==> flow/design.v (excerpt) <==
module fir_7_7(
    input clk,
    input rst,
    input [7:0] weight_data,
    input [2:0] weight_idx,
    input weight_valid,
    output weight_ready,
    input [7:0] input_data,
    input input_valid,
    output input_ready,
    output [15:0] output_data,
    input output_ready,
    output output_valid 
    );
Size: ~2600 cells after synthesis, roughly 21000 sq um of cells after synthesis.
export LEC_CHECK = 0
export ABC_AREA = 1
export CAP_MARGIN = 30
export CORE_MARGIN = 8
export CORE_UTILIZATION = 50
export CTS_CLUSTER_DIAMETER = 319
export CTS_CLUSTER_SIZE = 98
export GPL_TIMING_DRIVEN = 0
export MAX_ROUTING_LAYER = met5
export PLACE_DENSITY = 0.8
export SETUP_SLACK_MARGIN = 2.74
export SLEW_MARGIN = 20
export TNS_END_PERCENT = 35
create_clock -name core_clock -period 9.18 [get_ports {clk}]
run.sh (not shown) runs the stock make flow with config.mk's settings and CLKGATE_MAP_FILE=.
Rerun with:
Settings changed: CORE_MARGIN 8 to 2, CORE_UTILIZATION 50 to 72, CTS_CLUSTER_SIZE 98 to default, GPL_TIMING_DRIVEN 0 to 1, MIN_ROUTING_LAYER from default to met2, PLACE_DENSITY 0.8 to 0.92, SETUP_SLACK_MARGIN 2.74 to 0.9, TNS_END_PERCENT 35 to default.
Clock period 9.18 ns to 5.7 ns, I/O delays scaled along.
After rerunning: Now the flow stopped in global routing on GRT-0232. Synthesized area does not change. Synthesized cell count does not change. Die size went down by 37%.
Rerun with:
Settings changed: CAP_MARGIN 30 to 10, HOLD_SLACK_MARGIN from default to 0.29, MIN_ROUTING_LAYER met2 to default, PLACE_DENSITY 0.92 to 0.69, SETUP_SLACK_MARGIN 0.9 to 0.58.
Clock period 5.7 ns to 6.37 ns, I/O delays scaled along.
This time the run finished but failed the layout checks on setup timing.
Synthesized cell count does not change.
Area after synthesis does not change.
Die area stays the same.
Rerun with:
Settings changed: CORE_UTILIZATION 72 to 70, HOLD_SLACK_MARGIN 0.29 to default, PLACE_DENSITY 0.69 to default.
The new run finished but fails on setup timing.
Power came out higher by 6.3%.
Clock power hardly moves.
Utilization went down by 1.9 points.
Die size rose by 2.8%.
Hold slack loses 0.014 ns.
Register-to-register slack gains 0.03 ns.
First-iteration DRC count shrinks by 4.2%.
Synthesized area stays the same.
Flip-flop count does not change.
Setup slack gains 0.030 ns.
Wire length is about the same.
Rerun with:
Settings changed: CAP_MARGIN 10 to 20, CTS_CLUSTER_DIAMETER 319 to default, GPL_TIMING_DRIVEN 1 to default, MAX_ROUTING_LAYER met5 to default, SETUP_SLACK_MARGIN 0.58 to -0.11.
Clock period 6.37 ns to 5.78 ns, I/O delays scaled along.
The changed run finished with setup timing left.
Power came out higher by roughly a tenth.
Critical path depth came out higher by 1.
Area after synthesis is unchanged.
Hold slack gains 0.012 ns.
Setup slack loses 0.70 ns.
Sequential power came out higher by roughly a tenth.
Via count is about the same.
Die size is unchanged.
Global-route usage came out lower by 0.30 points.
Cell count came out higher slightly.
Rerun with:
Settings changed: CAP_MARGIN 20 to 15, CORE_UTILIZATION 70 to 72, CTS_CLUSTER_SIZE from default to 75, HOLD_SLACK_MARGIN from default to 0.3, PLACE_DENSITY_LB_ADDON from default to 0.01, SETUP_SLACK_MARGIN -0.11 to 1.6.
Outcome: The new run ran to the end with violations: setup timing; global-route usage rises by 1.9 points; power rose by about 0.6%; sequential share of layout area barely changes; die size decreases by about 2.7%.

========
The RTL this note starts from:
==> flow/design.v <==
`timescale 1ns / 1ps
module fir_7_7(
    input clk,
    input rst,
    input [7:0] weight_data,
    input [2:0] weight_idx,
    input weight_valid,
    output weight_ready,
    input [7:0] input_data,
    input input_valid,
    output input_ready,
    output [15:0] output_data,
    input output_ready,
    output output_valid 
    );
    reg i_ready;
    reg w_ready;
    assign input_ready = i_ready;
    assign weight_ready = w_ready;
    wire [15:0] products [6:0];
    wire [15:0] sums [ 5:0];
    reg [7:0] inputs [6:0];
    reg [7:0] weights [6:0];
    reg [15:0] result;
    assign output_data = result;
    reg output_valid_delay;
    reg output_valid_r;
    assign output_valid = output_valid_r;
    always@(posedge clk)
    begin
        if(input_valid & input_ready)
            output_valid_delay <= 1;
        else
            output_valid_delay <= 0;
        output_valid_r <= output_valid_delay;
    end
    always@(posedge clk)
    begin
        if(rst)
        begin
            inputs[0] <= 0;
            inputs[1] <= 0;
            inputs[2] <= 0;
            inputs[3] <= 0;
            inputs[4] <= 0;
            inputs[5] <= 0;
            inputs[6] <= 0;
            weights[0] <= 0;
            weights[1] <= 0;
            weights[2] <= 0;
            weights[3] <= 0;
            weights[4] <= 0;
            weights[5] <= 0;
            weights[6] <= 0;
            result <= 0;
            i_ready <= 0;
            w_ready <= 0;
        end else begin
            i_ready <= 1;
            w_ready <= 1;
            if(weight_ready & weight_valid)begin
                weights[weight_idx] <= weight_data;
            end
            if(input_valid & input_ready)begin
                inputs[0] <= input_data;
                inputs[1] <= inputs[0];
                inputs[2] <= inputs[1];
                inputs[3] <= inputs[2];
                inputs[4] <= inputs[3];
                inputs[5] <= inputs[4];
                inputs[6] <= inputs[5];
            end
            if(output_valid & output_ready)begin
                result <= sums[5];
            end
        end
    end
    multiplier m0(inputs[0], weights[0], products[0]);
    multiplier m1(inputs[1], weights[1], products[1]);
    multiplier m2(inputs[2], weights[2], products[2]);
    multiplier m3(inputs[3], weights[3], products[3]);
    multiplier m4(inputs[4], weights[4], products[4]);
    multiplier m5(inputs[5], weights[5], products[5]);
    multiplier m6(inputs[6], weights[6], products[6]);
    adder a0(products[0], products[1], sums[0]);
    adder a1(products[2], products[3], sums[1]);
    adder a2(products[4], products[5], sums[2]);
    adder a3(products[6], sums[0], sums[3]);
    adder a4(sums[1], sums[2], sums[4]);
    adder a5(sums[3], sums[4], sums[5]);
endmodule
module adder(
    input [15:0] addend1,
    input [15:0] addend2,
    output [15:0] sum
    );
    assign sum = addend1 + addend2;
endmodule
module multiplier(
    input [7:0] weight_data,
    input [7:0] input_data,
    output [15:0] product
    );
    assign product = weight_data * input_data;
endmodule
make LEC_CHECK=0 ABC_AREA=0 CAP_MARGIN=10 CORE_MARGIN=2 CORE_UTILIZATION=72 CTS_CLUSTER_DIAMETER=319 GPL_TIMING_DRIVEN=1 MAX_ROUTING_LAYER=met5 MIN_ROUTING_LAYER=met2 PLACE_DENSITY=0.92 SETUP_SLACK_MARGIN=1.3 SLEW_MARGIN=20 finish   # period 5.7 ns
The baseline never finished: it broke off in global routing.
Next try:
CAP_MARGIN = 30   (was 10)
CTS_CLUSTER_SIZE = 27   (was not set)
MIN_ROUTING_LAYER = not set   (was met2)
PLACE_DENSITY = 0.8   (was 0.92)
SETUP_SLACK_MARGIN = 1.08   (was 1.3)
clock period = 6.44 ns   (was 5.7 ns; I/O delays follow)
=>
- Now the flow produced a layout that fails on negative setup slack
- synthesized cell count stays the same
- synthesized area is unchanged
- die area is unchanged
Next try:
ABC_AREA = 1   (was 0)
CTS_CLUSTER_SIZE = 13   (was 27)
PLACE_DENSITY = not set   (was 0.8)
PLACE_DENSITY_LB_ADDON = 0.01   (was not set)
Result: The new run finished but fails on negative setup slack. Combinational power went up to 11 times its value. Total power went up by well over a third. Maximum frequency went up by a few percent. Design area went up by a few percent. Synthesized area went up by a few percent. Setup slack gains 190 ps. Non-clock buffer count went down by 28.
Next try:
CORE_UTILIZATION = 63   (was 72)
CTS_CLUSTER_SIZE = not set   (was 13)
PLACE_DENSITY_LB_ADDON = not set   (was 0.01)
SETUP_SLACK_MARGIN = 0.24   (was 1.08)
clock period = 6.37 ns   (was 6.44 ns; I/O delays follow)
- The new run reached the layout checks and failed them: negative setup slack
- routed wire length goes down by 4.3%
- sequential share of layout area stays flat
- combinational power falls by 15%
- area after synthesis is unchanged

========
## job 8318
// fir_7_7: RTL as listed in full above, without the edits since
clock: 6.64 ns
lec_check: 0
cap_margin: 25
cell_pad_in_sites_detail_placement: 1
core_margin: 2
core_utilization: 61
cts_cluster_size: 76
gpl_routability_driven: 0
hold_slack_margin: -0.05
max_routing_layer: met4
min_routing_layer: met2
place_density_lb_addon: 0.13
setup_slack_margin: 1.15
slew_margin: 40
tns_end_percent: 50
Job 8318 got as far as global routing (5_1_grt), where a tool error ended the run.
For job 6272, these inputs were changed with respect to job 8318:
==> flow/config.mk <==
export PLATFORM = sky130hd
export DESIGN_NAME = fir_7_7
export DESIGN_NICKNAME = fir_7_7
export VERILOG_FILES = /design/flow/design.v
export SDC_FILE = /design/flow/constraint.sdc
export NUM_CORES = 4
export LEC_CHECK = 0
export CAP_MARGIN = 20
export CORE_MARGIN = 2
export CORE_UTILIZATION = 9
export SLEW_MARGIN = 20
==> flow/constraint.sdc <==
create_clock -name core_clock -period 9.52 [get_ports {clk}]
set_input_delay 1.9040 -clock core_clock [delete_from_list [all_inputs] [get_ports {clk}]]
set_output_delay 1.9040 -clock core_clock [all_outputs]
set_load 0.01 [all_outputs]
==> comparison <==
- Job 6272 went all the way through the flow, and no timing, DRC or antenna check failed.
- What ended job 8318 was a tool error in global routing (5_1_grt); the run never finished.
- Job 8318 → job 6272: placed wire-length estimate after detailed placement saw a decrease; post-cts resize count went down 78; number of setup buffers added after CTS -21; placeable core region has increased.
[inputs] job 9888 vs job 6272
diff --git a/flow/config.mk b/flow/config.mk
--- a/flow/config.mk
+++ b/flow/config.mk
@@ -9,3 +9,4 @@
 export CORE_MARGIN = 2
-export CORE_UTILIZATION = 9
+export CORE_UTILIZATION = 72
+export CTS_CLUSTER_DIAMETER = 59
 export SLEW_MARGIN = 20
==> flow/constraint.sdc <==
create_clock -name core_clock -period 5.05 [get_ports {clk}]
set_input_delay 1.0100 -clock core_clock [delete_from_list [all_inputs] [get_ports {clk}]]
set_output_delay 1.0100 -clock core_clock [all_outputs]
set_load 0.01 [all_outputs]
--- outcome ---
Job 9888 had finished all stages when the layout checks came back failing, citing negative setup slack.
When job 9888 is set beside job 6272, its design internal power turns out to be about 110% larger.
When the final numbers for job 9888 and job 6272 were put side by side, the global-route wire length before repair turned out to be smaller in job 9888.
When job 9888 is set beside job 6272, its largest net degree at the start of global routing turns out to be 1.7% smaller.
As far as final antenna-violating net count is concerned, job 6272 and job 9888 perform about the same.
Looking at worst setup path startpoint, the weights[6][2] result is from job 6272; the weights[1][2] one comes from job 9888.
Relative to job 6272, the number of antenna violations at the first check in global routing of job 9888 is lower by 17.
Compared with job 6272, in job 9888 storage element area has increased; combined global-route utilization of all metal layers shows an increase of 37 points.
Job 9888 vs job 6272 on power: job 9888 is the higher one.
Changes in job 4197 relative to job 9888:
diff --git a/flow/config.mk b/flow/config.mk
--- a/flow/config.mk
+++ b/flow/config.mk
@@ -9,4 +9,3 @@
 export CORE_MARGIN = 2
-export CORE_UTILIZATION = 72
-export CTS_CLUSTER_DIAMETER = 59
+export CORE_UTILIZATION = 40
 export SLEW_MARGIN = 20
==> flow/constraint.sdc <==
create_clock -name core_clock -period 8.0 [get_ports {clk}]
set_input_delay 1.6000 -clock core_clock [delete_from_list [all_inputs] [get_ports {clk}]]
set_output_delay 1.6000 -clock core_clock [all_outputs]
set_load 0.01 [all_outputs]
==> results <==
- Job 4197 reports a higher core box area than job 9888 does.
- From job 9888 to job 4197 the numbers moved as follows: period utilization decreased 47 points; buffers plus inverters on the worst setup path increased 3.
- Job 4197 completed end to end with timing, DRC and antenna clean.
- As far as number of remaining DRC errors goes, job 9888 and job 4197 are indistinguishable; the numbers are identical.
- Looking at combinational share of cell area, job 4197 sits 3.3 points higher than job 9888 does.
- Note that the routed wire length recorded for job 9888 amounts to 1.05 times the value seen in job 4197.
> inputs changed (job 4197 -> job 7648)
diff --git a/flow/config.mk b/flow/config.mk
--- a/flow/config.mk
+++ b/flow/config.mk
@@ -8,4 +8,5 @@
 export CAP_MARGIN = 20
-export CORE_MARGIN = 2
+export CORE_MARGIN = 3
 export CORE_UTILIZATION = 40
-export SLEW_MARGIN = 20
+export PLACE_DENSITY = 0.63
+export SLEW_MARGIN = 5
==> comparison <==
Between job 7648 and job 4197, the difference in final cell count is negligible.
Comparing the two runs side by side, job 7648 comes out behind job 4197 on via count.
The run with more setup slack is job 4197; job 7648 has less.
Relative to job 4197, worst slack after detailed placement decreased by 0.078 ns in job 7648.
Diff job 4197 -> job 7648: vertical extent of the die climbed about 0.9%, final critical-path share of the clock period climbed 0.78 points, global-route usage dropped 1.2 points.
Taking job 4197 as the reference point, the fraction of power consumed by the clock network of job 7648 falls by 0.8 points.
On sequential share of layout area, job 7648 and job 4197 are neck and neck.

========
lane 1:
Starts from the design.v that is shown in full above.
Settings: LEC_CHECK=0, ABC_AREA=1, CAP_MARGIN=20, CORE_MARGIN=2, CORE_UTILIZATION=72, CTS_CLUSTER_DIAMETER=163, CTS_CLUSTER_SIZE=98, PLACE_DENSITY=0.38, SLEW_MARGIN=20; clock period 6.93 ns.
Changes in lane 2 relative to lane 1:
- a deleted CTS_CLUSTER_SIZE that had been 98
- a deleted CTS_CLUSTER_DIAMETER that had been 163
- a deleted ABC_AREA that had been 1
- a change of CORE_UTILIZATION from 72 to 67
- a deleted PLACE_DENSITY that had been 0.38
- a change of the clock period (ns, I/O delays scaled along) from 6.93 to 6.51
- Lane 2 completed end to end; final checks failed (negative setup slack).
- Part of the power in registers: lane 2 > lane 1
- Looking at total area of multi-input combinational cells across lane 2 and lane 1, the one that comes out lower is lane 1.
- Wire length of the first global-routing pass was lower in lane 2 than in lane 1.
- Compare lane 2 and lane 1 | sequential share of layout area higher: lane 1
- Looking at synthesized cell count across lane 2 and lane 1, the one that comes out lower is lane 2.
- Lane 2 and lane 1 ended up with nearly the same clock slew at the register clock pins of the worst setup and hold paths.
- Summary of lane 2 over lane 1: sum of routed wire length over all layers dropped 3.0%, clock buffer and inverter area fraction after layout barely changed.
- Total placed cells including tap cells: lane 2 < lane 1
diff inputs: lane 2 => lane 3
- CORE_UTILIZATION changed from 67 to 40
- the clock period (ns, I/O delays scaled along) changed from 6.51 to 9.06
### Flow results
- | maximum frequency | lane 3 vs lane 2 | worse |
- Total negative slack for setup checks for lane 3 is higher than for lane 2.
- Lane 3 finished every stage and its layout cleared the timing, DRC and antenna checks.
- Lower power consumption goes to lane 3 over lane 2.
- Between lane 2 and lane 3, met1 usage in global routing is lower for lane 3, lane 2 comes in above that.
- Lane 3 ended with less final count of negative-setup-slack endpoints than lane 2.
- Lane 3: die size 66% above lane 2
- Re global-route usage: lane 2 was higher than lane 3.
- As of lane 3, inserted tap cell count had risen by more than half compared to lane 2.
- Run comparison: lane 3 critical path startpoint inputs[6][5]$_SDFFE_PP0P_; lane 2 critical path startpoint weights[1][2]$_SDFFCE_PN0P_
- Floorplan core area ends up higher on lane 3.
- Part of the power in combinational logic in lane 3 is 3.9 points below lane 2.

========
RTL: the design.v shown in full above, as it stands there.
make LEC_CHECK=0 ABC_AREA=1 CAP_MARGIN=30 CORE_MARGIN=2 CORE_UTILIZATION=72 CTS_CLUSTER_DIAMETER=45 CTS_CLUSTER_SIZE=80 GPL_TIMING_DRIVEN=1 MAX_ROUTING_LAYER=met5 PLACE_DENSITY_LB_ADDON=0.01 SETUP_SLACK_MARGIN=1.08 SLEW_MARGIN=20 finish   # period 6.44 ns
The first run reached the layout checks and failed them: negative setup slack.
Then changed:
- CTS_CLUSTER_DIAMETER: 45 -> 319
- CTS_CLUSTER_SIZE: 80 -> 15
- PLACE_DENSITY_LB_ADDON: 0.01 -> 0.02
Effect: The changed run reached the layout checks and failed them: negative setup slack. Worst hold slack improved by 0.012 ns. Routed wire length went down by 2.7%. Clock skew came out lower by 0.0055 ns. Synthesized area stays the same. Flip-flop count does not change. Die size does not change. Critical path depth went up by 3.
Then changed:
- CAP_MARGIN: 30 -> 20
- CTS_CLUSTER_DIAMETER: 319 -> 59
- CTS_CLUSTER_SIZE: 15 -> unset
- GPL_TIMING_DRIVEN: 1 -> unset
- MAX_ROUTING_LAYER: met5 -> unset
- PLACE_DENSITY_LB_ADDON: 0.02 -> unset
- SETUP_SLACK_MARGIN: 1.08 -> 1.19
- clock period: 6.44 -> 4.33 ns (I/O delays scaled with it)
=>
- The new run finished with negative setup slack left
- sequential share of layout area falls by 0.33 points
- total power rises by well over a third
- worst hold slack is worse by 0.0046 ns
- cell area rises by a few percent
- clock power rises by well over a third
Then changed:
- ABC_AREA: 1 -> unset
- CORE_UTILIZATION: 72 -> 29
- CTS_CLUSTER_DIAMETER: 59 -> unset
- SETUP_SLACK_MARGIN: 1.19 -> unset
- clock period: 4.33 -> 7.51 ns (I/O delays scaled with it)
After rerunning: With this change the flow finished clean. Cell count went down by 3.6%. Maximum frequency came out lower by 5.1%. Non-clock buffer count falls by 189. Total power decreases by 76%. Area after synthesis is lower by 4.5%. First-iteration DRC count fell by 57%. Setup slack improved by 2.8 ns. Sequential cell count stays the same. Worst hold slack gets worse by 0.012 ns. Sequential power shrinks by 46%. Global-route usage is lower by 26 points.
No activity file was given, so power comes from the tool's default toggle rates.
